Setup of job 7546:
Design JAM, start of the top module:
module JAM (
input CLK,
input RST,
output reg [2:0] W,
output reg [2:0] J,
input [6:0] Cost,
output reg [3:0] MatchCount,
output reg [9:0] MinCost,
output reg Valid );
For scale: roughly 1100 cells after synthesis, ~30 I/O pins.
export LEC_CHECK = 0
export ABC_AREA = 1
export CAP_MARGIN = 20
export CORE_ASPECT_RATIO = 1.33
export CORE_MARGIN = 2
export CORE_UTILIZATION = 72
export CTS_CLUSTER_DIAMETER = 335
export CTS_CLUSTER_SIZE = 93
export SETUP_SLACK_MARGIN = 0.56
export SLEW_MARGIN = 20
export TNS_END_PERCENT = 5
create_clock -name core_clock -period 2.11 [get_ports {CLK}]
run.sh (not shown) runs the stock make flow with config.mk's settings and CLKGATE_MAP_FILE=.
Job 7546: it failed with a tool error in 5_1_grt, so there are no final results.
diff inputs: job 7546 => job 5918
==> flow/config.mk <==
export PLATFORM = sky130hd
export DESIGN_NAME = JAM
export DESIGN_NICKNAME = JAM
export VERILOG_FILES = /design/flow/design.v
export SDC_FILE = /design/flow/constraint.sdc
export NUM_CORES = 4
export LEC_CHECK = 0
export CAP_MARGIN = 20
export CORE_MARGIN = 2
export CORE_UTILIZATION = 65
export SLEW_MARGIN = 20
==> flow/constraint.sdc <==
create_clock -name core_clock -period 4.03 [get_ports {CLK}]
set_input_delay 0.8060 -clock core_clock [delete_from_list [all_inputs] [get_ports {CLK}]]
set_output_delay 0.8060 -clock core_clock [all_outputs]
set_load 0.01 [all_outputs]
Findings:
- Job 5918: all stages complete, timing, DRC and antenna checks passed
- The largest family of logic cells by area comes out AND-OR/OR-AND gates in one run and simple AND/OR/NAND/NOR gates in the other, namely in job 5918 and job 7546 respectively.
- Compare job 5918 and job 7546 | simple logic cell fraction of the synthesized area higher: job 7546
- [compare] base=job 7546 new=job 5918: die extent in y decreased about 11%, average size of a mapped cell higher.

========
Starting RTL as in the previous note.
## JAM
module JAM (
input CLK,
input RST,
output reg [2:0] W,
output reg [2:0] J,
input [6:0] Cost,
output reg [3:0] MatchCount,
output reg [9:0] MinCost,
output reg Valid );
reg [5:0]state;
reg [2:0]num[0:7];
reg [4:0]ix;
reg [9:0]tempCost;
reg [4:0]changePoint;
reg [4:0]n;
reg [4:0]max_min_pos;
reg [4:0]max_min_value;
always @(posedge CLK or posedge RST) 
begin
    if(RST)
    begin
		  W <= 0;
		  J <= 0;
		  Valid <= 0;
		  num[0] <= 0;
		  num[1] <= 1;
		  num[2] <= 2;
		  num[3] <= 3;
		  num[4] <= 4;
		  num[5] <= 5;
		  num[6] <= 6;
		  num[7] <= 7;
		  state <= 0;
		  ix <= 1;
		  tempCost <= 0;
		  MatchCount <= 0;
		  MinCost <= 1023;
		  changePoint <= 0;
		  n <= 10;
		  max_min_pos <= 0;
		  max_min_value <= 10;
    end
    else 
    begin
		case(state)
			5'd0:
			begin
				if(ix > 8)
				begin
					if(tempCost < MinCost)
					begin
						MatchCount <= 1;
						MinCost <= tempCost;
					end
					else if(tempCost == MinCost)
					begin
  ...
export LEC_CHECK = 0
export ABC_AREA = 1
export CAP_MARGIN = 20
export CORE_ASPECT_RATIO = 1.33
export CORE_MARGIN = 2
export CORE_UTILIZATION = 72
export CTS_CLUSTER_DIAMETER = 335
export CTS_CLUSTER_SIZE = 93
export PLACE_DENSITY = 0.4
export SETUP_SLACK_MARGIN = 0.56
export SLEW_MARGIN = 20
export TNS_END_PERCENT = 5
create_clock -name core_clock -period 2.11 [get_ports {CLK}]
The first run aborted during global routing (5_1_grt), error GRT-0116.
Edit:
ABC_AREA = not set   (was 1)
CORE_ASPECT_RATIO = not set   (was 1.33)
CORE_UTILIZATION = 40   (was 72)
CTS_CLUSTER_DIAMETER = not set   (was 335)
CTS_CLUSTER_SIZE = not set   (was 93)
PLACE_DENSITY = not set   (was 0.4)
SETUP_SLACK_MARGIN = not set   (was 0.56)
TNS_END_PERCENT = not set   (was 5)
clock period = 3.72 ns   (was 2.11 ns; I/O delays follow)
After rerunning: The changed run finished clean. Synthesized area is lower by 5.1%. Synthesized cell count falls by 22%. Die area came out higher by 68%.
Edit:
CTS_CLUSTER_DIAMETER = 400   (was not set)
CTS_CLUSTER_SIZE = 100   (was not set)
SETUP_SLACK_MARGIN = 2.3   (was not set)
clock period = 8.0 ns   (was 3.72 ns; I/O delays follow)
Die area does not change.
Cell area decreases by 3.0%.
Setup slack is better by 4100 ps.
Register-to-register slack is better by 4100 ps.
Edit:
ABC_AREA = 1   (was not set)
CORE_UTILIZATION = 64   (was 40)
CTS_CLUSTER_DIAMETER = 194   (was 400)
SETUP_SLACK_MARGIN = not set   (was 2.3)
TNS_END_PERCENT = 5   (was not set)
=> Design area went up by a few percent; sequential cell count does not change; critical path depth went up by 2; sequential power barely changes; clock skew hardly moves; synthesized area went up by a few percent; setup slack gains 460 ps; synthesized cell count went up by a quarter to a third.
Edit:
ABC_AREA = not set   (was 1)
CTS_CLUSTER_DIAMETER = 396   (was 194)
TNS_END_PERCENT = not set   (was 5)
What happened:
- setup slack got worse by 670 ps
- final area decreases by a few percent
- worst hold slack barely changes
No activity file was given, so power comes from the tool's default toggle rates.
